<file path="design/flow/config.mk">
export PLATFORM = sky130hd
export DESIGN_NAME = yuv422_to_rgb
export DESIGN_NICKNAME = yuv422_to_rgb
export VERILOG_FILES = /design/flow/design.v
export SDC_FILE = /design/flow/constraint.sdc
export NUM_CORES = 4
export LEC_CHECK = 0
export CAP_MARGIN = 40
export CORE_MARGIN = 7
export CORE_UTILIZATION = 40
export GPL_ROUTABILITY_DRIVEN = 0
export GPL_TIMING_DRIVEN = 0
export HOLD_SLACK_MARGIN = 0.18
export SETUP_SLACK_MARGIN = -0.88
export SLEW_MARGIN = 0
</file>
<file path="design/flow/constraint.sdc">
create_clock -name core_clock -period 13.8 [get_ports {pclk}]
set_input_delay 2.7600 -clock core_clock [delete_from_list [all_inputs] [get_ports {pclk}]]
set_output_delay 2.7600 -clock core_clock [all_outputs]
set_load 0.01 [all_outputs]
</file>
<file path="design/flow/design.v">
module yuv_to_rgb (
input            clk             ,  
input            rst_n           ,  
input            start_conversion,  
input      [7:0] y               , 
input      [7:0] u               ,
input      [7:0] v               ,
output reg [7:0] r               , 
output reg [7:0] g               , 
output reg [7:0] b               ,
output reg       pixel_ready        
);
parameter signed [15:0] C_1_402 = 16'h059C;   
parameter signed [15:0] C_0_344 = 16'h0160;   
parameter signed [15:0] C_0_714 = 16'h02DB;   
parameter signed [15:0] C_1_772 = 16'h0716;   
wire signed [15:0] y_s;
wire signed [15:0] u_s;
wire signed [15:0] v_s;
wire signed [31:0] r_temp;
wire signed [31:0] g_temp;
wire signed [31:0] b_temp;
assign y_s = y;
assign u_s = u - 128;   
assign v_s = v - 128;   
assign r_temp = y_s + ((v_s * C_1_402) >>> 10);
assign g_temp = y_s - ((u_s * C_0_344) >>> 10) - ((v_s * C_0_714) >>> 10);
assign b_temp = y_s + ((u_s * C_1_772) >>> 10);
always @(posedge clk or negedge rst_n)	
	if (~rst_n)	            r <= 8'h00; else
	if (start_conversion) begin	
		if (r_temp < 0)	    r <= 8'h00; else
		if (r_temp > 255) 	r <= 8'hFF; else
											    r <= r_temp[7:0];
	end
always @(posedge clk or negedge rst_n)	
	if (~rst_n)	            g <= 8'h00; else
	if (start_conversion) begin	
		if (g_temp < 0)	    g <= 8'h00; else
		if (g_temp > 255) 	g <= 8'hFF; else
											    g <= g_temp[7:0];
	end
always @(posedge clk or negedge rst_n)	
	if (~rst_n)	            b <= 8'h00; else
	if (start_conversion) begin	
		if (b_temp < 0)	    b <= 8'h00; else
		if (b_temp > 255) 	b <= 8'hFF; else
											    b <= b_temp[7:0];
	end
always @(posedge clk or negedge rst_n)
	if (~rst_n)     	        pixel_ready <= 1'b0; else
	if (pixel_ready)          pixel_ready <= 1'b0; else
	if (start_conversion)	    pixel_ready <= 1'b1;
endmodule
module yuv422_to_rgb (
input             pclk               ,  
input             presetn            ,  
input      [31:0] paddr              ,  
input      [31:0] pwdata             ,  
output reg [31:0] prdata             ,  
input         	  pwrite             ,  
input         	  psel               ,  
input         	  penable            , 
output            pslverr            ,  
output            pready             ,  
output reg        irq                ,  
output reg [95:0] rgb_out               
);
localparam IDLE    = 3'd0;
localparam LOAD    = 3'd1;
localparam CONVERT = 3'd2;
reg  [7:0] yuv_mem [0:7];     
reg  [7:0] y0;                
reg  [7:0] u0;                
reg  [7:0] y1;                
reg  [7:0] v0;                
reg  [7:0] y2;                
reg  [7:0] u1;                
reg  [7:0] y3;                
reg  [7:0] v1;                
wire [7:0] r0;                
wire [7:0] g0;                
wire [7:0] b0;                
wire [7:0] r1;                
wire [7:0] g1;                
wire [7:0] b1;                
wire [7:0] r2;                
wire [7:0] g2;                
wire [7:0] b2;                
wire [7:0] r3;                
wire [7:0] g3;                
wire [7:0] b3;                
reg        cnt_writes;        
reg  [2:0] state;             
reg        start_conversion;  
wire [3:0] result_ready;      
yuv_to_rgb conv0 (.clk(pclk), .rst_n(presetn), .start_conversion(start_conversion), .y(y0), .u(u0), .v(v0), .r(r0), .g(g0), .b(b0), .pixel_ready(result_ready[0]));
yuv_to_rgb conv1 (.clk(pclk), .rst_n(presetn), .start_conversion(start_conversion), .y(y1), .u(u0), .v(v0), .r(r1), .g(g1), .b(b1), .pixel_ready(result_ready[1]));
yuv_to_rgb conv2 (.clk(pclk), .rst_n(presetn), .start_conversion(start_conversion), .y(y2), .u(u1), .v(v1), .r(r2), .g(g2), .b(b2), .pixel_ready(result_ready[2]));
yuv_to_rgb conv3 (.clk(pclk), .rst_n(presetn), .start_conversion(start_conversion), .y(y3), .u(u1), .v(v1), .r(r3), .g(g3), .b(b3), .pixel_ready(result_ready[3]));
assign pready  = 1'b1;
assign pslverr = 1'b0;
always @(posedge pclk or negedge presetn)
	if (~presetn)	prdata <= 32'd0; else
	if (psel & ~penable & ~pwrite)	
		case(paddr[7:0])
			8'h20: prdata <= (state == IDLE) ? {32'hFFFFFFFF} : {32'd0};
			8'h30: prdata <= {rgb_out[95:72], 8'd0};   
			8'h34: prdata <= {rgb_out[71:48], 8'd0};   
			8'h38: prdata <= {rgb_out[47:24], 8'd0};   
			8'h3c: prdata <= {rgb_out[23:0], 8'd0};   
		endcase           
always @(posedge pclk or negedge presetn)
	if (~presetn)	                        cnt_writes <= 'd0; else
	if (psel & penable & pready & pwrite)	cnt_writes <= cnt_writes + 'd1;
always @(posedge pclk or negedge presetn)
	if (~presetn)	                                     start_conversion <= 1'b0; else
	if (start_conversion)                              start_conversion <= 1'b0; else
	if (psel & penable & pready & pwrite & cnt_writes) start_conversion <= 1'b1;
always @(posedge pclk or negedge presetn)
	if (~presetn)      	irq <= 1'b0; else
	if (irq)					  irq <= 1'b0; else
	if (&result_ready)	irq <= 1'b1;
always @(posedge pclk or negedge presetn)
	if (~presetn)	                                                  state <= IDLE; else
	case(state)
		IDLE    : if (psel & ~penable & pwrite)                       state <= LOAD;     
		LOAD    : if (psel & penable & pready & pwrite & cnt_writes)  state <= CONVERT;  
		CONVERT : if (&result_ready)                                  state <= IDLE;     
	endcase
always @(posedge pclk or negedge presetn)
	if (~presetn) begin	yuv_mem[0] <= 8'd0;
	                    yuv_mem[1] <= 8'd0;
	                    yuv_mem[2] <= 8'd0;
	                    yuv_mem[3] <= 8'd0;
	                    yuv_mem[4] <= 8'd0;
	                    yuv_mem[5] <= 8'd0;
	                    yuv_mem[6] <= 8'd0;
	                    yuv_mem[7] <= 8'd0; end else
	if (psel & pwrite & ~penable) 
		case (paddr[7:0])                               
      8'h10: begin yuv_mem[0] <= pwdata[7:0];           
									 yuv_mem[1] <= pwdata[15:8];          
									 yuv_mem[2] <= pwdata[23:16];         
									 yuv_mem[3] <= pwdata[31:24]; end     
      8'h14: begin yuv_mem[4] <= pwdata[7:0];           
                   yuv_mem[5] <= pwdata[15:8];          
                   yuv_mem[6] <= pwdata[23:16];         
                   yuv_mem[7] <= pwdata[31:24]; end     
    endcase
always @(posedge pclk or negedge presetn)
	if (~presetn)	            rgb_out <= 96'd0; else
	if (&result_ready)	      rgb_out <= {r0, g0, b0, r1, g1, b1, r2, g2, b2, r3, g3, b3};  
always @(posedge pclk or negedge presetn)
	if (~presetn)	                    y0 <= 'd0; else
	if ((state == LOAD) & cnt_writes) y0 <= yuv_mem[0];
always @(posedge pclk or negedge presetn)
	if (~presetn)	                    u0 <= 'd0; else
	if ((state == LOAD) & cnt_writes) u0 <= yuv_mem[1];
always @(posedge pclk or negedge presetn)
	if (~presetn)	                    y1 <= 'd0; else
	if ((state == LOAD) & cnt_writes) y1 <= yuv_mem[2];
always @(posedge pclk or negedge presetn)
	if (~presetn)	                    v0 <= 'd0; else
	if ((state == LOAD) & cnt_writes) v0 <= yuv_mem[3];
always @(posedge pclk or negedge presetn)
	if (~presetn)	                    y2 <= 'd0; else
	if ((state == LOAD) & cnt_writes) y2 <= yuv_mem[4];
always @(posedge pclk or negedge presetn)
	if (~presetn)	                    u1 <= 'd0; else
	if ((state == LOAD) & cnt_writes) u1 <= yuv_mem[5];
always @(posedge pclk or negedge presetn)
	if (~presetn)	                    y3 <= 'd0; else
	if ((state == LOAD) & cnt_writes) y3 <= yuv_mem[6];
always @(posedge pclk or negedge presetn)
	if (~presetn)	                    v1 <= 'd0; else
	if ((state == LOAD) & cnt_writes) v1 <= yuv_mem[7];
endmodule
</file>
<file path="design/flow/run.sh">
#!/bin/bash
# the make line also repeats each setting of config.mk as NAME=value (left out here)
make -C /OpenROAD-flow-scripts/flow DESIGN_CONFIG=/design/flow/config.mk WORK_HOME=/design/flow/orfs CLKGATE_MAP_FILE= finish
</file>
==> qor.yml, run 1 <==
status: "timing/DRC/antenna clean"
area_delta_synth_final_pct: 14.8
yosys.area_share.aoi: 0.117
min_period_ns: 8.62
drtPass1Iterations: 6
xor_area_frac: 0.0458
whs_path_depth: 1
warning_count: 97
logic_family: "adder cells"
max_stage_delay_ns: 0.74
grt_overflow: 0
path_clk_slew_ns: 0.06
ys_sh_adder: 0.299
dp_slack_ns: 5.25
hp-class: "reg2reg"
final_max_slew_viol_count: 0
avgViaCountPerCell: 5.36
synthTopCellsByArea: "dfrtp_1 (30%), ha_1 (20%), fa_1 (10%)"
top_area_cell: "dfrtp_1"
port_buffers: 171
hp-start: "irq$_DFF_PN0_"
cts_sinks: 355
fp_util: 0.405
synth_area_um2: 29600
first_iter_violations: 1397
grt_max_degree: 107
reg2regPathDepth: 29
r2r_end: "conv2.g[2]$_DFFE_PN0P_"
cp_num_cells: 29
crit_type: "reg2reg"
finalSetupViolCount: 0
cap_viol_max_count: 0
core_area_um2: 73100
rsz0062_at_grt: "no"
cts-htree-levels: 2
yosysCellCount: 2765
crit_slowest_cell: "dfrtp_1"
use_met3: 0.0241
netlist_instances: 2765
die_h_um: 286
syn_nets: 3450
cp-endpoint: "conv2.g[2]$_DFFE_PN0P_"
layout.nets: 3667
crit_arrival_ns: 9.12
ctsResizeCount: 0
cp.required_ns: 14.30
simple_gate_share: 0.0715
detailed_place_hpwl_mm: 68.4
top_cell_area_share: 0.299
wl_mm: 80.3
tritoncts: "built"
register_area_um2: 8880
comb_area_um2: 18900
die-area_um2: 81900
finalHoldViolations: 0
cts_inserted_buffers: 39
grt_pass1_wl_mm: 127
post_cts_buffers: 0
synth_warnings: 3
relSlewSlack: 0.382
yosysUniqueCellTypes: 94
cts_hold_buf: 0
grt_pass1_vias: 21800
mux_share: 0.106
critPathLaunchType: "flip-flop"
fp-row-count: 99
drc: 0
grt_antenna_before_repair: 3
fin_ws_ns: 5.18
setup.worst_path.end_class: "flip-flop"
finalClockSkew_ns: 0.0329
boundaryPins: 200
use_met1: 0.278
edf_count: 0
syn_avg_cell_area_um2: 10.7
yosysSeqAreaShare: 0.300
drt.antenna.violating_nets: 0
ys.flop_type: "dfrtp_1"
wl_per_cell_um: 20.2
clock.fmax_mhz: 116
finalCritPeriodShare: 0.625
synth_async_sr_flop_share: 1.00
cp_top_family: "AND-OR/OR-AND gates"
clock_latency_ns: 0.57
root_buffer: "clkbuf_16"
gr-usage-all-layers: 0.194
top_usage_layer: "met2"
synth_flops: 355
synth.most_common_cell: "ha_1"
die_w_um: 286
ys_area_um2: 29600
r2r-start: "v1[7]$_DFFE_PN0P_"
clk_path_buf_depth: 3
dr_total_vias: 21300
crit_start: "v1[7]$_DFFE_PN0P_"
tightest_slew_ns: 0.928
cp_max_fo: 10
nFillCells: 6707
gr-usage-met2: 0.314
r2r_setup_slack_ns: 5.18
hold_end: "irq$_DFF_PN0_"
cp_num_buf_inv: 6
top_cells_by_count: "ha_1 (462), inv_1 (404), dfrtp_1 (354), mux2_2 (217), fa_1 (154)"
==> cell type report <==
| class | instances | area share |
|---|---|---|
| Antenna cell | 2 | 0.000147 |
| Buffer | 70 | 0.00875 |
| Clock buffer | 48 | 0.0314 |
| Clock inverter | 19 | 0.00846 |
| Inverter | 404 | 0.0446 |
| Multi-Input combinational cell | 1936 | 0.557 |
| Sequential cell | 355 | 0.261 |
| Tap cell | 959 | 0.0353 |
| Timing Repair Buffer | 176 | 0.0537 |
==> per-stage QoR <==
step	util	area, um^2	hold WS, ns	cells	TNS (ns)
6_report	0.466	34000	0.428	3969	0
5_1_grt	0.465	34000	0.461	3967	0
4_1_cts	0.465	34000	0.429	3967	0
3_5_place_dp	0.447	32700	0.419	3900	0
3_3_place_gp	0.445	32500	0.412	3895	-1797.21
2_1_floorplan	-	29600	0.403	2765	0
==> routing by layer <==
layer | wire length (um) | up-vias
met5 | 21 | -
met3 | 3380 | 102
met2 | 36800 | 473
met1 | 38100 | 10700
li1 | - | 10000
met4 | 2010 | 4
==> run 2, diff against run 1 <==
Settings changed: ABC_AREA from default to 1, CAP_MARGIN 40 to 20, CORE_MARGIN 7 to 2, CORE_UTILIZATION 40 to 72, GPL_ROUTABILITY_DRIVEN 0 to default, GPL_TIMING_DRIVEN 0 to default, HOLD_SLACK_MARGIN 0.18 to default, SETUP_SLACK_MARGIN -0.88 to default, SLEW_MARGIN 0 to 20.
Clock period 13.8 ns to 6.91 ns, I/O delays scaled along.
==> qor.yml, run 2 <==
grt_pass1_vias: 29200
detailed_place_hpwl_mm: 70.1
hp-class: "reg2reg"
final_max_slew_viol_count: 0
die_w_um: 211
yosysCellCount: 3764
finalClockSkew_ns: 0.0585
logic_family: "adder cells"
cts-htree-levels: 2
syn_avg_cell_area_um2: 8.23
grt_pass1_wl_mm: 159
yosysSeqAreaShare: 0.287
top_cell_area_share: 0.286
synth_async_sr_flop_share: 1.00
critPathLaunchType: "flip-flop"
synth.most_common_cell: "nand2_1"
whs_ns: 0.428
path_clk_slew_ns: 0.07
edf_count: 0
synth_area_um2: 31000
root_buffer: "clkbuf_16"
dr_total_vias: 30800
ys_sh_adder: 0.286
cp_num_cells: 31
gp_congestion: 1.06
gr-usage-all-layers: 0.465
top_area_cell: "dfrtp_1"
hp-start: "irq$_DFF_PN0_"
r2r-start: "v1[2]$_DFFE_PN0P_"
synth_warnings: 3
cts_inserted_buffers: 39
cp_top_family: "adder cells"
yosys.area_share.aoi: 0.114
cp.required_ns: 7.37
yosysUniqueCellTypes: 60
dp_slack_ns: -0.381
tns_ns: -29.38
reg2regPathDepth: 31
syn_nets: 4449
drt.antenna.violating_nets: 0
fp_util: 0.733
grt_overflow: 0
cp-endpoint: "conv3.g[6]$_DFFE_PN0P_"
max_stage_delay_ns: 0.74
finalSetupViolCount: 50
crit_arrival_ns: 8.50
clock_latency_ns: 0.61
xor_area_frac: 0.0489
drc: 0
cts_sinks: 355
fin_ws_ns: -1.13
clock.fmax_mhz: 124
rsz0062_at_grt: "yes"
cts_hold_buf: 0
so.violations: "setup timing"
wl_per_cell_um: 25.8
crit_top_cell: "ha_4"
crit_start: "v1[2]$_DFFE_PN0P_"
crit_type: "reg2reg"
ys.flop_type: "dfrtp_1"
cp_num_buf_inv: 7
cp_max_fo: 7
first_iter_violations: 4970
mux_share: 0.00655
ys_area_um2: 31000
relSlewSlack: 0.245
port_buffers: 173
tightest_slew_ns: 1.12
layout.nets: 4677
synthTopCellsByArea: "dfrtp_1 (29%), ha_1 (19%), nand2_1 (11%)"
top_cells_by_count: "nand2_1 (885), inv_1 (636), ha_1 (462), dfrtp_1 (354), o21ai_0 (236)"
r2r_end: "conv3.g[6]$_DFFE_PN0P_"
cap_viol_max_count: 0
r2r_setup_slack_ns: -1.13
area_delta_synth_final_pct: 16.0
die_h_um: 211
finalCritPeriodShare: 1.16
whs_path_depth: 1
drtPass1Iterations: 15
die-area_um2: 44700
wl_mm: 118
synth_flops: 355
netlist_instances: 3764
simple_gate_share: 0.168
boundaryPins: 200
crit_slowest_cell: "fa_2"
tritoncts: "built"
fp-row-count: 75
status: "complete, but fails checks"
avgViaCountPerCell: 6.74
hold_end: "irq$_DFF_PN0_"
warning_count: 107
finalHoldViolations: 0
min_period_ns: 8.04
clk_path_buf_depth: 3
grt_max_degree: 186
grt_antenna_before_repair: 15
core_area_um2: 42200
setup.worst_path.end_class: "flip-flop"
run 2: layer usage:
| layer | track usage | part of all wire | vias to the layer above |
|---|---|---|---|
| met2 | 0.718 | 0.41 | 2999 |
| li1 | - | - | 12500 |
| met1 | 0.560 | 0.34 | 14100 |
| met5 | 0.0133 | 0.0016 | - |
| met4 | 0.328 | 0.11 | 16 |
| met3 | 0.136 | 0.14 | 1184 |
run 2: final cells by class:
| class | instances | area, um^2 |
|---|---|---|
| Antenna cell | 9 | 22.5 |
| Tap cell | 539 | 674 |
| Multi-Input combinational cell | 2684 | 20100 |
| Inverter | 646 | 2430 |
| Sequential cell | 355 | 8890 |
| Fill cell | 2188 | 6310 |
| Clock buffer | 55 | 1110 |
| Clock inverter | 17 | 245 |
| Timing Repair Buffer | 266 | 2470 |
run 2: what timing repair did:
item                                    4_1_cts  5_1_grt
pin swaps                                    21       63
buffers inserted                             13       28
resized                                      49      137
endpoints found under the setup margin       32       66
run 2: metrics by stage:
stage	cell area [um^2]	instances	utilization
detailed placement	33400	4450	0.792
CTS	35100	4535	0.832
global placement	33400	4450	0.792
finish	35900	4571	0.851
global route	35900	4563	0.850
floorplan	31000	3764	-
==> run 3, diff against run 2 <==
Settings changed: ABC_AREA 1 to default, CAP_MARGIN 20 to 5, CTS_CLUSTER_DIAMETER from default to 94, CTS_CLUSTER_SIZE from default to 35, PLACE_DENSITY from default to 0.65, SETUP_SLACK_MARGIN from default to -0.36.
Clock period 6.91 ns to 6.34 ns, I/O delays scaled along.
==> qor.yml, run 3 <==
relSlewSlack: 0.284
syn_nets: 3450
tightest_slew_ns: 1.07
cts-htree-levels: 1
ys.flop_type: "dfrtp_1"
fin_ws_ns: -0.710
die-area_um2: 42800
synth_flops: 355
warning_count: 101
hp-start: "conv1.pixel_ready$_DFF_PN0_"
final_max_slew_viol_count: 0
hold_end: "conv1.pixel_ready$_DFF_PN0_"
finalHoldViolations: 0
synthTopCellsByArea: "dfrtp_1 (30%), ha_1 (20%), fa_1 (10%)"
ys_area_um2: 29600
dr_total_vias: 23500
layout.nets: 3851
boundaryPins: 200
grt_overflow: 0
rsz0062_at_grt: "yes"
grt_antenna_before_repair: 2
path_clk_slew_ns: 0.12
finalCritPeriodShare: 1.11
reg2regPathDepth: 29
cap_viol_max_count: 0
nFillCells: 1936
finalClockSkew_ns: 0.0351
comb_area_um2: 20100
avgViaCountPerCell: 6.32
cp-endpoint: "conv1.g[1]$_DFFE_PN0P_"
whs_path_depth: 1
wl_mm: 86.5
setup.worst_path.end_class: "flip-flop"
edf_count: 0
r2r_end: "conv1.g[1]$_DFFE_PN0P_"
top_area_cell: "dfrtp_1"
yosysSeqAreaShare: 0.300
core_area_um2: 40700
synth_async_sr_flop_share: 1.00
drtPass1Iterations: 5
min_period_ns: 7.05
drc: 0
cts_hold_buf: 0
finalSetupViolCount: 88
synth_warnings: 3
critPathLaunchType: "flip-flop"
die_w_um: 207
die_h_um: 207
netlist_instances: 2765
hp-class: "reg2reg"
top_cells_by_count: "ha_1 (462), inv_1 (404), dfrtp_1 (354), mux2_2 (217), fa_1 (154)"
synth.most_common_cell: "ha_1"
grt_max_degree: 109
cp_top_family: "adder cells"
crit_start: "v0[2]$_DFFE_PN0P_"
r2r-start: "v0[2]$_DFFE_PN0P_"
first_iter_violations: 1990
tritoncts: "built"
clk_path_buf_depth: 3
so.violations: "setup timing"
grt_pass1_vias: 23700
ys_sh_adder: 0.299
detailed_place_hpwl_mm: 64.3
synth_area_um2: 29600
r2r_setup_slack_ns: -0.71
cp_num_buf_inv: 4
cts_sinks: 355
xor_area_frac: 0.0458
simple_gate_share: 0.0715
clock.fmax_mhz: 142
root_buffer: "clkbuf_16"
dp_slack_ns: -1.00
crit_slowest_cell: "fa_2"
area_delta_synth_final_pct: 20.6
top_cell_area_share: 0.299
yosys.area_share.aoi: 0.117
status: "complete, but fails checks"
cp_num_cells: 29
register_area_um2: 8900
drt.antenna.violating_nets: 0
yosysCellCount: 2765
port_buffers: 173
yosysUniqueCellTypes: 94
wl_per_cell_um: 23.3
cp.required_ns: 6.83
mux_share: 0.106
syn_avg_cell_area_um2: 10.7
logic_family: "adder cells"
grt_pass1_wl_mm: 128
fp-row-count: 74
max_stage_delay_ns: 0.59
clock_latency_ns: 0.57
crit_top_cell: "ha_4"
crit_arrival_ns: 7.54
gr-usage-all-layers: 0.392
crit_type: "reg2reg"
gp_congestion: 0.923
cp_max_fo: 8
fp_util: 0.727
cts_inserted_buffers: 18
run 3: final cells by class:
class	instances	area share
Clock inverter	10	0.00592
Tap cell	532	0.0186
Antenna cell	1	0.0000700
Multi-Input combinational cell	1936	0.562
Inverter	404	0.0425
Clock buffer	22	0.0136
Timing Repair Buffer	451	0.108
Sequential cell	355	0.249
run 3: what timing repair did:
item | in CTS | in global routing
hold endpoints to repair | 0 | 0
endpoints found under the setup margin | 32 | 96
gates cloned | 0 | 0
pin swaps | 77 | 97
resized | 84 | 128
buffers inserted | 20 | 24
run 3: per-stage QoR:
| step | area [um^2] | setup TNS [ns] | hold WS, ns | std cells | utilization |
|---|---|---|---|---|---|
| after floorplan | 29800 | -12.29 | 0.403 | 2765 | - |
| after global placement | 33700 | -21.95 | 0.413 | 3646 | 0.828 |
| after detailed placement | 33700 | -39.43 | 0.424 | 3646 | 0.828 |
| after CTS | 35000 | -29.84 | 0.449 | 3695 | 0.858 |
| after global routing | 35700 | -55.85 | 0.474 | 3710 | 0.877 |
| final | 35700 | -33.73 | 0.457 | 3711 | 0.877 |
run 3: metal layers:
layer  track usage  up-vias  part of all wire  routed length (um)
met1         0.488    11700              0.38               32900
met2         0.658     1051              0.49               42200
li1              -    10300                 -                   -
met4         0.203        2             0.061                5290
met5             0        -           0.00013                  11
met3        0.0670      339             0.071                6160
==> run 4, diff against run 3 <==
Settings changed: CAP_MARGIN 5 to 20, CORE_UTILIZATION 72 to 45, CTS_CLUSTER_DIAMETER 94 to default, CTS_CLUSTER_SIZE 35 to default, PLACE_DENSITY 0.65 to default, SETUP_SLACK_MARGIN -0.36 to default.
Clock period 6.34 ns to 6.06 ns, I/O delays scaled along.
==> qor.yml, run 4 <==
status: "complete, but fails checks"
so.violations: "setup timing"
cp_num_cells: 24
wl_mm: 84.7
r2r_setup_slack_ns: -0.74
dr_total_vias: 22600
clk_path_buf_depth: 3
rsz0062_at_grt: "yes"
clock.fmax_mhz: 147
gp_congestion: 0.868
fin_ws_ns: -0.744
reg2regPathDepth: 24
die_w_um: 261
wl_per_cell_um: 19.9
top_cells_by_count: "ha_1 (462), inv_1 (404), dfrtp_1 (354), mux2_2 (217), fa_1 (154)"
final_max_slew_viol_count: 0
tightest_slew_ns: 1.07
grt_antenna_before_repair: 1
crit_chain: "ha_4, fa_1, ha_1, fa_1, ha_1, ha_1, and4bb_1, a31o_1, a21o_1, a21o_1, a31o_1, a41o_1, o41a_1, xor2_2, buf_4, fa_1, inv_1, ha_4, or3_1, a21oi_4, a2bb2oi_2, a211oi_4, buf_6, a211oi_2"
grt_max_degree: 135
core_area_um2: 65500
port_buffers: 173
yosysSeqAreaShare: 0.300
boundaryPins: 200
crit_arrival_ns: 7.28
finalClockSkew_ns: 0.0360
drt.antenna.violating_nets: 0
netlist_instances: 2765
crit_start: "v0[2]$_DFFE_PN0P_"
xor_area_frac: 0.0458
syn_avg_cell_area_um2: 10.7
top_cell_area_share: 0.299
cp_top_family: "adder cells"
detailed_place_hpwl_mm: 67.1
synthTopCellsByArea: "dfrtp_1 (30%), ha_1 (20%), fa_1 (10%)"
cts_hold_buf: 0
cts-htree-levels: 2
gr-usage-all-layers: 0.247
grt_pass1_vias: 22900
grt_overflow: 0
hold_end: "conv2.pixel_ready$_DFF_PN0_"
simple_gate_share: 0.0715
first_iter_violations: 1025
root_buffer: "clkbuf_16"
layout.nets: 4048
crit_type: "reg2reg"
cp_max_fo: 6
cp_num_buf_inv: 3
tritoncts: "built"
synth_flops: 355
hp-class: "reg2reg"
ys_sh_adder: 0.299
r2r_end: "conv1.g[7]$_DFFE_PN0P_"
grt_pass1_wl_mm: 130
cp-endpoint: "conv1.g[7]$_DFFE_PN0P_"
path_clk_slew_ns: 0.06
finalSetupViolCount: 64
ys_area_um2: 29600
critPathLaunchType: "flip-flop"
finalHoldViolations: 0
whs_path_depth: 1
relSlewSlack: 0.288
area_delta_synth_final_pct: 33.1
die_h_um: 261
syn_nets: 3450
synth.most_common_cell: "ha_1"
avgViaCountPerCell: 5.30
die-area_um2: 67900
r2r-start: "v0[2]$_DFFE_PN0P_"
yosysCellCount: 2765
hp-start: "conv2.pixel_ready$_DFF_PN0_"
crit_slowest_cell: "dfrtp_2"
drtPass1Iterations: 5
setup.worst_path.end_class: "flip-flop"
max_stage_delay_ns: 0.49
cts_sinks: 355
cts_inserted_buffers: 42
fp_util: 0.452
diodes: 0
warning_count: 103
synth_warnings: 3
cp.required_ns: 6.53
fp-row-count: 94
synth_area_um2: 29600
logic_family: "adder cells"
yosysUniqueCellTypes: 94
yosys.area_share.aoi: 0.117
mux_share: 0.106
ys.flop_type: "dfrtp_1"
edf_count: 0
top_area_cell: "dfrtp_1"
cap_viol_max_count: 0
synth_async_sr_flop_share: 1.00
drc: 0
final_core_util: 0.602
clock_latency_ns: 0.59
min_period_ns: 6.80
finalCritPeriodShare: 1.12
==> run 4: metal layers <==
layer	track usage	vias to the layer above	wire length [um]
met3	0.0224	86	2660
li1	-	10800	-
met5	0	-	0
met4	0.0541	0	1870
met2	0.414	405	40600
met1	0.349	11300	39600
==> run 4: metrics by stage <==
stage	cells	cell area (um^2)	hold slack (ns)	setup WS, ns	TNS (ns)
after floorplan	2765	30000	0.403	-0.544	-14.29
after global routing	4260	39400	0.441	-0.964	-47.92
after detailed placement	4111	35400	0.413	-0.937	-46.60
final	4260	39400	0.420	-0.744	-29.19
after CTS	4223	38100	0.422	-0.738	-25.51
after global placement	4111	35400	0.412	-0.845	-39.53
==> run 4: layout make-up <==
cell class / instances / area (um^2)
Fill cell: 5301 / 26100
Tap cell: 864 / 1080
Inverter: 404 / 1540
Clock inverter: 20 / 327
Multi-Input combinational cell: 1936 / 21100
Timing Repair Buffer: 624 / 5320
Clock buffer: 57 / 1180
Sequential cell: 355 / 8910
==> run 4: repair_timing <==
action	in CTS	in global routing
pin swaps	138	140
cloned	0	0
gates resized	207	209
setup endpoints to repair	96	96
setup buffers	35	37
==> run 5, diff against run 4 <==
Settings changed: ABC_AREA from default to 1, CORE_ASPECT_RATIO from default to 0.5, CORE_UTILIZATION 45 to 72, CTS_CLUSTER_DIAMETER from default to 385, CTS_CLUSTER_SIZE from default to 98, PLACE_DENSITY from default to 0.39, TNS_END_PERCENT from default to 10.
Clock period 6.06 ns to 3.97 ns, I/O delays scaled along.
==> qor.yml, run 5 <==
status: "did not finish"
haltStage: "global routing (5_1_grt)"
firstError: "[ERROR GRT-0232] Routing congestion too high. Check the congestion heatmap in the GUI."
root_buffer: "clkbuf_16"
ys_sh_adder: 0.286
gp_congestion: 1.06
synth_warnings: 3
cts_inserted_buffers: 7
yosysUniqueCellTypes: 60
synth_area_um2: 31000
die-area_um2: 44800
gr-usage-all-layers: 0.679
die_h_um: 151
netlist_instances: 3764
boundaryPins: 200
ys.flop_type: "dfrtp_1"
ys_area_um2: 31000
grt_overflow: 5
yosysSeqAreaShare: 0.287
synth.most_common_cell: "nand2_1"
synth_flops: 355
fp-row-count: 53
simple_gate_share: 0.168
yosysCellCount: 3764
cts_hold_buf: 0
edf_count: 0
syn_nets: 4449
logic_family: "adder cells"
detailed_place_hpwl_mm: 87.3
synthTopCellsByArea: "dfrtp_1 (29%), ha_1 (19%), nand2_1 (11%)"
core_area_um2: 42200
xor_area_frac: 0.0489
top_area_cell: "dfrtp_1"
synth_async_sr_flop_share: 1.00
port_buffers: 173
cts_sinks: 355
top_cell_area_share: 0.286
die_w_um: 297
syn_avg_cell_area_um2: 8.23
mux_share: 0.00655
cts-htree-levels: 1
clk_path_buf_depth: 3
place_inst: 5009
yosys.area_share.aoi: 0.114
top_cells_by_count: "nand2_1 (885), inv_1 (636), ha_1 (462), dfrtp_1 (354), o21ai_0 (236)"
fp_util: 0.734
run 5: per-layer routing:
layer  overflow  global-route usage
met1          0               0.714
met5          0               0.386
met4          2               0.575
met3          0               0.485
met2          3               0.872
run 5: through the flow:
step                worst slack (ns)  instance area, um^2  TNS (ns)
floorplan                      -2.14                31200   -159.53
detailed placement             -2.74                37700   -216.62
CTS                            -2.48                38400   -204.28
global placement               -2.25                37700   -182.27
run 5: what timing repair did:
item | in CTS
gates resized | 81
endpoints found under the setup margin | 96
pin swaps | 51
setup buffers | 13
gates cloned | 0
==> run 6, diff against run 5 <==
Settings changed: CELL_PAD_IN_SITES_DETAIL_PLACEMENT from default to 0, CORE_ASPECT_RATIO 0.5 to default, CTS_CLUSTER_DIAMETER 385 to default, CTS_CLUSTER_SIZE 98 to 72, HOLD_SLACK_MARGIN from default to 0.3, MIN_ROUTING_LAYER from default to met1, PLACE_DENSITY 0.39 to default, PLACE_DENSITY_LB_ADDON from default to 0.19, TNS_END_PERCENT 10 to 45.
Clock period 3.97 ns to 4.53 ns, I/O delays scaled along.
==> qor.yml, run 6 <==
top_cells_by_count: "nand2_1 (885), inv_1 (636), ha_1 (462), dfrtp_1 (354), o21ai_0 (236)"
edf_count: 0
synth_area_um2: 31000
yosys.area_share.aoi: 0.114
die-area_um2: 44700
place_inst: 4925
core_area_um2: 42200
ys_sh_adder: 0.286
synth_warnings: 3
ys_area_um2: 31000
yosysCellCount: 3764
port_buffers: 173
cts_hold_buf: 0
synth.most_common_cell: "nand2_1"
gr-usage-all-layers: 0.780
synthTopCellsByArea: "dfrtp_1 (29%), ha_1 (19%), nand2_1 (11%)"
detailed_place_hpwl_mm: 80.6
fp-row-count: 75
boundaryPins: 200
syn_nets: 4449
placed_area_um2: 37300
firstError: "[ERROR GRT-0116] Global routing finished with congestion. Check the congestion regions in the DRC Viewer."
simple_gate_share: 0.168
cts-htree-levels: 2
yosysSeqAreaShare: 0.287
cts_inserted_buffers: 38
fp_util: 0.733
die_h_um: 211
logic_family: "adder cells"
synth_flops: 355
cts_sinks: 355
dp_slack_ns: -2.26
syn_avg_cell_area_um2: 8.23
clk_path_buf_depth: 3
top_cell_area_share: 0.286
status: "did not finish"
root_buffer: "clkbuf_16"
gp_congestion: 1.01
xor_area_frac: 0.0489
ys.flop_type: "dfrtp_1"
top_area_cell: "dfrtp_1"
synth_async_sr_flop_share: 1.00
netlist_instances: 3764
grt_overflow: 127
mux_share: 0.00655
die_w_um: 211
haltStage: "global routing (5_1_grt)"
yosysUniqueCellTypes: 60
## run 6: routing by layer
layer / track usage / overflow
met3: 0.624 / 3
met4: 0.791 / 53
met2: 0.936 / 67
met5: 0.350 / 1
met1: 0.783 / 3
## run 6: timing repair
| item | CTS |
|---|---|
| pin swaps | 118 |
| setup buffers | 36 |
| gates resized | 191 |
| endpoints found under the setup margin | 96 |
| cloned | 0 |
## run 6: stage by stage
step	setup TNS [ns]	util
2_1_floorplan	-103.57	-
3_3_place_gp	-125.76	0.884
3_5_place_dp	-158.19	0.884
4_1_cts	-150.44	0.941
==> run 7, diff against run 6 <==
Settings changed: CAP_MARGIN 20 to 0, CELL_PAD_IN_SITES_DETAIL_PLACEMENT 0 to default, CTS_CLUSTER_DIAMETER from default to 400, CTS_CLUSTER_SIZE 72 to 97, HOLD_SLACK_MARGIN 0.3 to default, MIN_ROUTING_LAYER met1 to default, PLACE_DENSITY from default to 0.38, PLACE_DENSITY_LB_ADDON 0.19 to default, SETUP_SLACK_MARGIN from default to 0.93, TNS_END_PERCENT 45 to 15.
Clock period 4.53 ns to 4.1 ns, I/O delays scaled along.
==> qor.yml, run 7 <==
status: "did not finish"
haltStage: "global routing (5_1_grt)"
ys_area_um2: 31000
synth.most_common_cell: "nand2_1"
synth_warnings: 3
placed_area_um2: 37600
port_buffers: 173
synth_async_sr_flop_share: 1.00
ys.flop_type: "dfrtp_1"
fp_util: 0.733
yosys.area_share.aoi: 0.114
dp_slack_ns: -2.66
core_area_um2: 42200
simple_gate_share: 0.168
edf_count: 0
cts-htree-levels: 1
gp_congestion: 1.04
yosysUniqueCellTypes: 60
top_area_cell: "dfrtp_1"
fp-row-count: 75
detailed_place_hpwl_mm: 81.0
xor_area_frac: 0.0489
die_h_um: 211
yosysSeqAreaShare: 0.287
die_w_um: 211
cts_inserted_buffers: 7
clk_path_buf_depth: 3
netlist_instances: 3764
mux_share: 0.00655
ys_sh_adder: 0.286
synth_area_um2: 31000
syn_nets: 4449
cts_sinks: 355
root_buffer: "clkbuf_16"
yosysCellCount: 3764
syn_avg_cell_area_um2: 8.23
synth_flops: 355
boundaryPins: 200
die-area_um2: 44700
top_cells_by_count: "nand2_1 (885), inv_1 (636), ha_1 (462), dfrtp_1 (354), o21ai_0 (236)"
logic_family: "adder cells"
top_cell_area_share: 0.286
synthTopCellsByArea: "dfrtp_1 (29%), ha_1 (19%), nand2_1 (11%)"
-- run 7: timing repair --
action,in CTS
hold buffers,0
setup buffers,20
resized,104
setup endpoints to repair,96
pin swaps,61
gates cloned,0
-- run 7: stage by stage --
step	hold WS [ns]	TNS [ns]	instances	util
after CTS	0.294	-185.26	4984	0.912
after floorplan	0.403	-147.04	3764	-
after detailed placement	0.424	-199.32	4955	0.890
after global placement	0.413	-166.36	4955	0.890
==> run 8, diff against run 7 <==
Settings changed: ABC_AREA 1 to default, CAP_MARGIN 0 to 5, CORE_UTILIZATION 72 to 67, CTS_CLUSTER_DIAMETER 400 to 90, CTS_CLUSTER_SIZE 97 to default, PLACE_DENSITY 0.38 to default, SETUP_SLACK_MARGIN 0.93 to default, TNS_END_PERCENT 15 to default.
Clock period 4.1 ns to 6.13 ns, I/O delays scaled along.
==> qor.yml, run 8 <==
finalHoldViolations: 0
placed_area_um2: 34400
port_buffers: 173
tritoncts: "built"
grt_pass1_vias: 24100
simple_gate_share: 0.0715
netlist_instances: 2765
tns_ns: -30.19
synth_area_um2: 29600
status: "complete, but fails checks"
clk_path_buf_depth: 3
cap_viol_max_count: 0
ys_sh_adder: 0.299
reg2regPathDepth: 27
layout.nets: 3954
relSlewSlack: 0.215
clock_latency_ns: 0.59
boundaryPins: 200
synth_warnings: 3
max_stage_delay_ns: 0.52
top_cells_by_count: "ha_1 (462), inv_1 (404), dfrtp_1 (354), mux2_2 (217), fa_1 (154)"
cts_sinks: 355
so.violations: "setup timing"
drt.antenna.violating_nets: 0
r2r-start: "v1[2]$_DFFE_PN0P_"
mux_share: 0.106
yosysCellCount: 2765
yosysUniqueCellTypes: 94
edf_count: 0
area_delta_synth_final_pct: 27.9
die-area_um2: 45900
tightest_slew_ns: 1.18
path_clk_slew_ns: 0.06
synth_flops: 355
gr-usage-all-layers: 0.371
fp_util: 0.675
top_cell_area_share: 0.299
layoutNonFillerInstCount: 3894
warning_count: 102
top_area_cell: "dfrtp_1"
place_inst: 3758
grt_max_degree: 116
synthTopCellsByArea: "dfrtp_1 (30%), ha_1 (20%), fa_1 (10%)"
finalCritPeriodShare: 1.12
final_core_util: 0.863
die_w_um: 214
ys.flop_type: "dfrtp_1"
wl_mm: 87.4
finalClockSkew_ns: 0.0210
ys_area_um2: 29600
root_buffer: "clkbuf_16"
critPathLaunchType: "flip-flop"
rsz0062_at_grt: "yes"
crit_arrival_ns: 7.32
r2r_setup_slack_ns: -0.74
hp-class: "reg2reg"
logic_family: "adder cells"
cp_num_cells: 27
dr_total_vias: 23500
cp-endpoint: "conv2.g[5]$_DFFE_PN0P_"
avgViaCountPerCell: 6.03
crit_start: "v1[2]$_DFFE_PN0P_"
grt_overflow: 0
synth.most_common_cell: "ha_1"
gp_congestion: 0.931
core_area_um2: 43900
final_max_slew_viol_count: 0
fp-row-count: 77
yosysSeqAreaShare: 0.300
finalSetupViolCount: 64
first_iter_violations: 1528
cp.required_ns: 6.59
cp_max_fo: 8
xor_area_frac: 0.0458
setup.worst_path.end_class: "flip-flop"
detailed_place_hpwl_mm: 64.1
drtPass1Iterations: 5
fin_area_um2: 37900
synth_async_sr_flop_share: 1.00
clock.fmax_mhz: 146
fin_ws_ns: -0.736
cts-htree-levels: 2
syn_avg_cell_area_um2: 10.7
drc: 0
die_h_um: 214
crit_slowest_cell: "fa_1"
hold_end: "irq$_DFF_PN0_"
grt_antenna_before_repair: 3
whs_path_depth: 1
min_period_ns: 6.87
crit_type: "reg2reg"
cp_top_family: "adder cells"
yosys.area_share.aoi: 0.117
grt_pass1_wl_mm: 133
syn_nets: 3450
cts_hold_buf: 0
cts_inserted_buffers: 40
wl_per_cell_um: 22.4
r2r_end: "conv2.g[5]$_DFFE_PN0P_"
cp_num_buf_inv: 3
hp-start: "irq$_DFF_PN0_"
[run 8: routing by layer]
layer	wire length, um	part of all wire	vias to the layer above	global-route usage
met3	4980	0.057	221	0.0589
met1	35100	0.40	11900	0.477
li1	-	-	10600	-
met2	43300	0.50	814	0.635
met4	3960	0.045	2	0.144
met5	20	0.00023	-	0
[run 8: through the flow]
stage / worst slack, ns / hold slack [ns]
3_5_place_dp: -0.936 / 0.429
2_1_floorplan: -0.474 / 0.403
5_1_grt: -1.03 / 0.451
6_report: -0.736 / 0.440
4_1_cts: -0.773 / 0.440
3_3_place_gp: -0.806 / 0.413
[run 8: cell type report]
cell class	instances	area [um^2]
sequential	355	8910
tap	592	741
clock buffer	57	1170
clock inverter	16	225
antenna	2	5.00
fill	2217	6030
multi-input combinational	1936	20800
inverter	404	1530
timing repair buffer	532	4550
[run 8: repair_timing]
item	4_1_cts	5_1_grt
endpoints found under the hold margin	0	0
setup buffers	33	29
setup endpoints to repair	96	96
pin swaps	152	88
gates resized	221	147
==> run 9, diff against run 8 <==
Settings changed: CAP_MARGIN 5 to 20, CORE_UTILIZATION 67 to 72, CTS_CLUSTER_DIAMETER 90 to default, CTS_CLUSTER_SIZE from default to 97, PLACE_DENSITY from default to 0.42, TNS_END_PERCENT from default to 5.
Clock period 6.13 ns to 6.88 ns, I/O delays scaled along.
==> qor.yml, run 9 <==
detailed_place_hpwl_mm: 62.6
crit_arrival_ns: 7.48
yosysSeqAreaShare: 0.300
finalCritPeriodShare: 1.02
top_area_cell: "dfrtp_1"
cp_max_fo: 8
placed_area_um2: 32900
drtPass1Iterations: 6
avgViaCountPerCell: 6.28
finalClockSkew_ns: 0.0179
crit_slowest_cell: "fa_2"
min_period_ns: 7.03
wl_per_cell_um: 22.9
hold_end: "conv3.pixel_ready$_DFF_PN0_"
fin_ws_ns: -0.151
grt_pass1_vias: 23700
grt_max_degree: 155
netlist_instances: 2765
cts-htree-levels: 2
setup.worst_path.end_class: "flip-flop"
place_inst: 3548
fin_area_um2: 35100
crit_start: "v1[4]$_DFFE_PN0P_"
edf_count: 0
nFillCells: 2026
synth_flops: 355
layout.nets: 3766
path_clk_slew_ns: 0.06
tightest_slew_ns: 1.05
whs_path_depth: 1
synthTopCellsByArea: "dfrtp_1 (30%), ha_1 (20%), fa_1 (10%)"
grt_antenna_before_repair: 3
ys_area_um2: 29600
hp-class: "reg2reg"
root_buffer: "clkbuf_16"
synth_warnings: 3
status: "complete, but fails checks"
wl_mm: 83.4
ys.flop_type: "dfrtp_1"
comb_area_um2: 19600
port_buffers: 173
grt_pass1_wl_mm: 129
gr-usage-all-layers: 0.396
syn_nets: 3450
cp.required_ns: 7.33
routed.top_layer: "met5"
r2r-start: "v1[4]$_DFFE_PN0P_"
syn_avg_cell_area_um2: 10.7
relSlewSlack: 0.292
yosysUniqueCellTypes: 94
critPathLaunchType: "flip-flop"
finalHoldViolations: 0
hp-start: "conv3.pixel_ready$_DFF_PN0_"
die_h_um: 207
cp-endpoint: "conv2.g[4]$_DFFE_PN0P_"
cts_inserted_buffers: 38
drc: 0
die_w_um: 207
rsz0062_at_grt: "yes"
finalSetupViolCount: 30
fp-row-count: 74
r2r_end: "conv2.g[4]$_DFFE_PN0P_"
cap_viol_max_count: 0
xor_area_frac: 0.0458
core_area_um2: 40700
cts_sinks: 355
register_area_um2: 8890
synth_async_sr_flop_share: 1.00
fp_util: 0.727
gp_congestion: 0.935
wl_met3_mm: 6.11
dr_total_vias: 22900
simple_gate_share: 0.0715
tritoncts: "built"
clk_path_buf_depth: 3
cp_num_buf_inv: 5
top_cell_area_share: 0.299
synth.most_common_cell: "ha_1"
r2r_setup_slack_ns: -0.15
yosys.area_share.aoi: 0.117
die-area_um2: 42800
so.violations: "setup timing"
area_delta_synth_final_pct: 18.4
layoutNonFillerInstCount: 3643
crit_type: "reg2reg"
first_iter_violations: 1731
top_cells_by_count: "ha_1 (462), inv_1 (404), dfrtp_1 (354), mux2_2 (217), fa_1 (154)"
max_stage_delay_ns: 0.62
clock_latency_ns: 0.58
cp_top_family: "adder cells"
drt.antenna.violating_nets: 0
boundaryPins: 200
mux_share: 0.106
wl_met1_mm: 31.9
clock.fmax_mhz: 142
logic_family: "adder cells"
cts_hold_buf: 0
final_max_slew_viol_count: 0
yosysCellCount: 2765
ys_sh_adder: 0.299
synth_area_um2: 29600
warning_count: 108
cp_num_cells: 28
reg2regPathDepth: 28
route.met2.wl_mm: 41.2
grt_overflow: 0
## run 9: area by class of cell
class	instances	area share
clock inverter	16	0.00485
timing repair buffer	346	0.0889
antenna	1	0.0000713
sequential	355	0.253
clock buffer	53	0.0310
tap	532	0.0190
inverter	404	0.0432
multi-input combinational	1936	0.560
## run 9: metal layers
layer	vias to the layer above	global-route usage
met3	261	0.0651
met4	2	0.187
met5	-	0
met2	962	0.673
met1	11400	0.497
li1	10200	-
## run 9: stage by stage
step                utilization  setup slack, ns  TNS, ns  hold slack (ns)
floorplan                     -          -0.0858   -0.948            0.403
global placement          0.808           -0.315    -7.52            0.412
detailed placement        0.808           -0.495   -13.23            0.418
CTS                       0.854          -0.0605   -0.682            0.427
global route              0.861           -0.328    -8.86            0.432
finish                    0.861           -0.151    -2.31            0.426
## run 9: timing repair
action / in CTS / in global routing
cloned: 0 / 0
resized: 91 / 50
pin swaps: 78 / 28
buffers inserted: 21 / 5
endpoints found under the setup margin: 40 / 94
==> run 10, diff against run 9 <==
Settings changed: ABC_AREA from default to 1, CELL_PAD_IN_SITES_DETAIL_PLACEMENT from default to 0, CORE_UTILIZATION 72 to 71, CTS_CLUSTER_SIZE 97 to default, HOLD_SLACK_MARGIN from default to -0.09, MIN_ROUTING_LAYER from default to met1, PLACE_DENSITY 0.42 to default, PLACE_DENSITY_LB_ADDON from default to 0.27, SETUP_SLACK_MARGIN from default to 1.88, TNS_END_PERCENT 5 to 80.
Clock period 6.88 ns to 6.38 ns, I/O delays scaled along.
==> qor.yml, run 10 <==
status: "did not finish"
haltStage: "global routing (5_1_grt)"
firstError: "[ERROR GRT-0232] Routing congestion too high. Check the congestion heatmap in the GUI."
simple_gate_share: 0.168
die-area_um2: 45300
mux_share: 0.00655
die_w_um: 213
syn_nets: 4449
top_cells_by_count: "nand2_1 (885), inv_1 (636), ha_1 (462), dfrtp_1 (354), o21ai_0 (236)"
synth.most_common_cell: "nand2_1"
fp-row-count: 76
ys_area_um2: 31000
synthTopCellsByArea: "dfrtp_1 (29%), ha_1 (19%), nand2_1 (11%)"
yosysSeqAreaShare: 0.287
yosys.area_share.aoi: 0.114
cts-htree-levels: 2
port_buffers: 173
syn_avg_cell_area_um2: 8.23
yosysUniqueCellTypes: 60
core_area_um2: 43100
boundaryPins: 200
edf_count: 0
gp_congestion: 0.998
logic_family: "adder cells"
gr-usage-all-layers: 0.737
die_h_um: 213
synth_area_um2: 31000
netlist_instances: 3764
synth_flops: 355
cts_sinks: 355
cts_inserted_buffers: 38
root_buffer: "clkbuf_16"
placed_area_um2: 34500
synth_warnings: 3
grt_overflow: 38
synth_async_sr_flop_share: 1.00
xor_area_frac: 0.0489
detailed_place_hpwl_mm: 65.8
ys_sh_adder: 0.286
yosysCellCount: 3764
cts_hold_buf: 0
top_cell_area_share: 0.286
clk_path_buf_depth: 3
top_area_cell: "dfrtp_1"
fp_util: 0.719
ys.flop_type: "dfrtp_1"
-- run 10: routing by layer --
layer / overflow / GRT usage
met5: 0 / 0.300
met4: 13 / 0.736
met3: 4 / 0.563
met2: 17 / 0.913
met1: 4 / 0.738
-- run 10: through the flow --
step | setup slack [ns] | util | std cells
after CTS | -0.111 | 0.890 | 4739
after detailed placement | -0.273 | 0.801 | 4563
after global placement | -0.0821 | 0.801 | 4563
after floorplan | 0.270 | - | 3764
-- run 10: what timing repair did --
| item | in CTS |
|---|---|
| pin swaps | 196 |
| gates resized | 334 |
| setup buffers | 109 |
| gates cloned | 0 |
| setup endpoints to repair | 96 |
==> run 11, diff against run 10 <==
Settings changed: CELL_PAD_IN_SITES_DETAIL_PLACEMENT 0 to default, CORE_UTILIZATION 71 to 72, CTS_CLUSTER_DIAMETER from default to 249, CTS_CLUSTER_SIZE from default to 97, HOLD_SLACK_MARGIN -0.09 to default, MIN_ROUTING_LAYER met1 to default, PLACE_DENSITY from default to 0.42, PLACE_DENSITY_LB_ADDON 0.27 to default, SETUP_SLACK_MARGIN 1.88 to default, TNS_END_PERCENT 80 to 5.
Clock period 6.38 ns to 4.53 ns, I/O delays scaled along.
==> qor.yml, run 11 <==
status: "did not finish"
haltStage: "global routing (5_1_grt)"
top_cells_by_count: "nand2_1 (885), inv_1 (636), ha_1 (462), dfrtp_1 (354), o21ai_0 (236)"
simple_gate_share: 0.168
port_buffers: 173
top_area_cell: "dfrtp_1"
gp_congestion: 1.08
netlist_instances: 3764
synth_area_um2: 31000
placed_area_um2: 37400
detailed_place_hpwl_mm: 80.0
die_w_um: 211
die-area_um2: 44700
cts_sinks: 355
ys_sh_adder: 0.286
synth_warnings: 3
cts_inserted_buffers: 7
yosysUniqueCellTypes: 60
dp_slack_ns: -2.15
root_buffer: "clkbuf_16"
syn_avg_cell_area_um2: 8.23
boundaryPins: 200
synth_async_sr_flop_share: 1.00
core_area_um2: 42200
fp-row-count: 75
synth_flops: 355
ys.flop_type: "dfrtp_1"
edf_count: 0
yosys.area_share.aoi: 0.114
synthTopCellsByArea: "dfrtp_1 (29%), ha_1 (19%), nand2_1 (11%)"
yosysSeqAreaShare: 0.287
ys_area_um2: 31000
top_cell_area_share: 0.286
yosysCellCount: 3764
fp_util: 0.733
xor_area_frac: 0.0489
clk_path_buf_depth: 3
cts_hold_buf: 0
cts-htree-levels: 1
mux_share: 0.00655
synth.most_common_cell: "nand2_1"
syn_nets: 4449
die_h_um: 211
logic_family: "adder cells"
-- run 11: stage by stage --
step	cells
after global placement	4932
after detailed placement	4932
after floorplan	3764
after CTS	4953
-- run 11: repair_timing --
action / in CTS
gates cloned: 0
setup endpoints to repair: 96
pin swaps: 46
buffers inserted: 12
resized: 95
==> run 12, diff against run 11 <==
Settings changed: ABC_AREA 1 to default, CAP_MARGIN 20 to 0, CORE_MARGIN 2 to 7, CORE_UTILIZATION 72 to 24, CTS_CLUSTER_DIAMETER 249 to default, CTS_CLUSTER_SIZE 97 to 17, GPL_ROUTABILITY_DRIVEN from default to 1, GPL_TIMING_DRIVEN from default to 1, PLACE_DENSITY 0.42 to default, SETUP_SLACK_MARGIN from default to -0.88, SLEW_MARGIN 20 to 0, TNS_END_PERCENT 5 to default.
Clock period 4.53 ns to 13.8 ns, I/O delays scaled along.
==> qor.yml, run 12 <==
critPathLaunchType: "flip-flop"
core_area_um2: 122000
grt_antenna_before_repair: 30
dr_total_vias: 20500
xor_area_frac: 0.0458
wl_per_cell_um: 17.5
syn_nets: 3450
final_max_slew_viol_count: 0
mux_share: 0.106
hold_end: "irq$_DFF_PN0_"
cts_sinks: 355
whs_path_depth: 1
simple_gate_share: 0.0715
top_cell_area_share: 0.299
layoutNonFillerInstCount: 4592
ys_area_um2: 29600
die_w_um: 365
cp_num_buf_inv: 3
drtPass1Iterations: 5
setup.worst_path.end_class: "flip-flop"
hp-start: "irq$_DFF_PN0_"
synth_area_um2: 29600
path_clk_slew_ns: 0.06
cts_hold_buf: 0
r2r_setup_slack_ns: 5.89
relSlewSlack: 0.280
cp_max_fo: 8
crit_type: "reg2reg"
yosysUniqueCellTypes: 94
warning_count: 94
rsz0062_at_grt: "no"
finalCritPeriodShare: 0.573
tritoncts: "built"
reg2regPathDepth: 28
fin_ws_ns: 5.89
max_stage_delay_ns: 0.61
syn_avg_cell_area_um2: 10.7
drt.antenna.violating_nets: 0
wl_mm: 80.3
gp_congestion: 0.854
finalHoldViolations: 0
cts-htree-levels: 2
port_buffers: 173
ctsResizeCount: 0
cp.required_ns: 14.21
cts_inserted_buffers: 42
grt_pass1_wl_mm: 123
whs_ns: 0.422
die_h_um: 365
top_area_cell: "dfrtp_1"
edf_count: 0
netlist_instances: 2765
place_inst: 4507
yosysCellCount: 2765
grt_overflow: 0
ys.flop_type: "dfrtp_1"
crit_slowest_cell: "dfrtp_1"
synth_warnings: 3
tns_ns: 0
first_iter_violations: 1197
grt_max_degree: 79
finalClockSkew_ns: 0.0198
synth_flops: 355
cp_num_cells: 28
r2r_end: "conv1.g[5]$_DFFE_PN0P_"
post_cts_buffers: 0
detailed_place_hpwl_mm: 66.0
crit_arrival_ns: 8.32
boundaryPins: 200
fp-row-count: 128
r2r-start: "v0[1]$_DFFE_PN0P_"
synth.most_common_cell: "ha_1"
status: "timing/DRC/antenna clean"
tightest_slew_ns: 1.08
layout.nets: 3611
grt_pass1_vias: 20200
drc: 0
fp_util: 0.243
hp-class: "reg2reg"
dp_slack_ns: 5.91
avgViaCountPerCell: 4.47
finalSetupViolCount: 0
cp_top_family: "adder cells"
cap_viol_max_count: 0
crit_top_cell: "ha_1"
yosysSeqAreaShare: 0.300
top_cells_by_count: "ha_1 (462), inv_1 (404), dfrtp_1 (354), mux2_2 (217), fa_1 (154)"
die-area_um2: 134000
synth_async_sr_flop_share: 1.00
root_buffer: "clkbuf_16"
synthTopCellsByArea: "dfrtp_1 (30%), ha_1 (20%), fa_1 (10%)"
logic_family: "adder cells"
min_period_ns: 7.91
ys_sh_adder: 0.299
clock_latency_ns: 0.57
cp-endpoint: "conv1.g[5]$_DFFE_PN0P_"
clock.fmax_mhz: 126
yosys.area_share.aoi: 0.117
clk_path_buf_depth: 3
gr-usage-all-layers: 0.118
area_delta_synth_final_pct: 16.7
crit_start: "v0[1]$_DFFE_PN0P_"
## run 12: per-stage QoR
step	util	cell area, um^2
2_1_floorplan	-	29600
3_3_place_gp	0.272	33200
3_5_place_dp	0.272	33200
4_1_cts	0.283	34600
5_1_grt	0.283	34600
6_report	0.283	34600
## run 12: metal layers
layer  global-route usage  share of wire  vias to the layer above
li1                     -              -                     9949
met1                0.166           0.48                    10000
met2                0.171           0.40                      457
met3               0.0424          0.090                      119
met4               0.0325          0.028                       20
met5                    0         0.0015                        -
## run 12: cell type report
type,instances,area (um^2)
inverter,404,1520
fill,12700,87600
clock buffer,60,1230
multi-input combinational,1936,18900
clock inverter,13,113
tap,1625,2030
antenna,12,30.0
timing repair buffer,187,1840
sequential,355,8890
==> run 13, diff against run 12 <==
Settings changed: ABC_AREA from default to 1, CAP_MARGIN 0 to 20, CELL_PAD_IN_SITES_DETAIL_PLACEMENT from default to 1, CELL_PAD_IN_SITES_GLOBAL_PLACEMENT from default to 1, CORE_ASPECT_RATIO from default to 1.49, CORE_MARGIN 7 to 2, CORE_UTILIZATION 24 to 48, CTS_CLUSTER_SIZE 17 to default, GPL_ROUTABILITY_DRIVEN 1 to 0, GPL_TIMING_DRIVEN 1 to 0, MAX_ROUTING_LAYER from default to met4, MIN_ROUTING_LAYER from default to met2, PLACE_DENSITY_LB_ADDON from default to 0.26, SETUP_SLACK_MARGIN -0.88 to 0.19, SLEW_MARGIN 0 to 20, TNS_END_PERCENT from default to 90.
Clock period 13.8 ns to 13.6 ns, I/O delays scaled along.
==> qor.yml, run 13 <==
status: "timing/DRC/antenna clean"
drt.antenna.violating_nets: 0
max_stage_delay_ns: 0.86
finalHoldViolations: 0
cp.required_ns: 14.09
relSlewSlack: 0.248
gr-usage-met2: 0.589
cp_max_fo: 13
die_w_um: 212
min_period_ns: 9.00
cp_num_cells: 34
tns_ns: 0
crit_type: "reg2reg"
edf_count: 0
setup.worst_path.end_class: "flip-flop"
root_buffer: "clkbuf_16"
mux_share: 0.00655
grt_max_degree: 95
diodes: 0
grt_pass1_vias: 42500
warning_count: 94
grt_pass1_wl_mm: 161
dp_slack_ns: 5.07
ys.flop_type: "dfrtp_1"
r2r_end: "conv3.g[1]$_DFFE_PN0P_"
boundaryPins: 200
path_clk_slew_ns: 0.07
fp_util: 0.486
crit_top_cell: "inv_1"
ys_sh_adder: 0.286
register_area_um2: 8880
ctsResizeCount: 0
rsz0062_at_grt: "no"
top_usage_layer: "met2"
synth_warnings: 3
ys_area_um2: 31000
synthTopCellsByArea: "dfrtp_1 (29%), ha_1 (19%), nand2_1 (11%)"
hold_end: "conv2.pixel_ready$_DFF_PN0_"
critPathLaunchType: "flip-flop"
wl_mm: 104
port_buffers: 173
syn_avg_cell_area_um2: 8.23
tritoncts: "built"
finalCritPeriodShare: 0.662
synth_flops: 355
crit_start: "v1[7]$_DFFE_PN0P_"
whs_path_depth: 1
wl_per_cell_um: 21.4
top_cells_by_count: "nand2_1 (885), inv_1 (636), ha_1 (462), dfrtp_1 (354), o21ai_0 (236)"
final_core_util: 0.551
cp_num_buf_inv: 9
first_iter_violations: 6864
whs_ns: 0.428
xor_area_frac: 0.0489
post_cts_buffers: 0
use_met1: 0
nFillCells: 7723
final_max_slew_viol_count: 0
yosysCellCount: 3764
die-area_um2: 66600
finalSetupViolCount: 0
crit_arrival_ns: 9.49
yosysSeqAreaShare: 0.287
cap_viol_max_count: 0
reg2regPathDepth: 34
grt_overflow: 0
hp-start: "conv2.pixel_ready$_DFF_PN0_"
yosys.area_share.aoi: 0.114
clk_path_buf_depth: 3
clock_latency_ns: 0.59
dr_total_vias: 37200
clock.fmax_mhz: 111
layout.nets: 4665
syn_nets: 4449
cp-endpoint: "conv3.g[1]$_DFFE_PN0P_"
grt_antenna_before_repair: 0
simple_gate_share: 0.168
use_met3: 0.551
r2r-start: "v1[7]$_DFFE_PN0P_"
synth_async_sr_flop_share: 1.00
core_area_um2: 63800
area_delta_synth_final_pct: 13.5
synth_area_um2: 31000
fin_ws_ns: 4.60
avgViaCountPerCell: 7.63
hp-class: "reg2reg"
fp-row-count: 113
synth.most_common_cell: "nand2_1"
die_h_um: 314
logic_family: "adder cells"
top_area_cell: "dfrtp_1"
cts-htree-levels: 2
cts_sinks: 355
yosysUniqueCellTypes: 60
r2r_setup_slack_ns: 4.60
crit_slowest_cell: "dfrtp_1"
cts_inserted_buffers: 37
netlist_instances: 3764
tightest_slew_ns: 1.13
cts_hold_buf: 0
cp_top_family: "adder cells"
comb_area_um2: 19300
top_cell_area_share: 0.286
drtPass1Iterations: 13
drc: 0
detailed_place_hpwl_mm: 83.0
finalClockSkew_ns: 0.0319
gr-usage-all-layers: 0.489
## run 13: through the flow
step                instances  instance area (um^2)
floorplan                3764                 31000
global placement         4799                 33800
detailed placement       4803                 33900
CTS                      4870                 35200
global route             4870                 35200
finish                   4870                 35200
## run 13: layout make-up
cell class | count | share of cell area
timing repair buffer | 177 | 0.0525
multi-input combinational | 2684 | 0.549
buffer | 79 | 0.00990
sequential | 355 | 0.253
inverter | 646 | 0.0690
clock inverter | 18 | 0.00662
tap | 862 | 0.0307
clock buffer | 49 | 0.0293
## run 13: per-layer routing
metal,routed length [um],vias to the layer above
met5,0,-
met3,37300,1303
li1,-,12400
met1,0,13200
met2,52300,10200
met4,14600,0
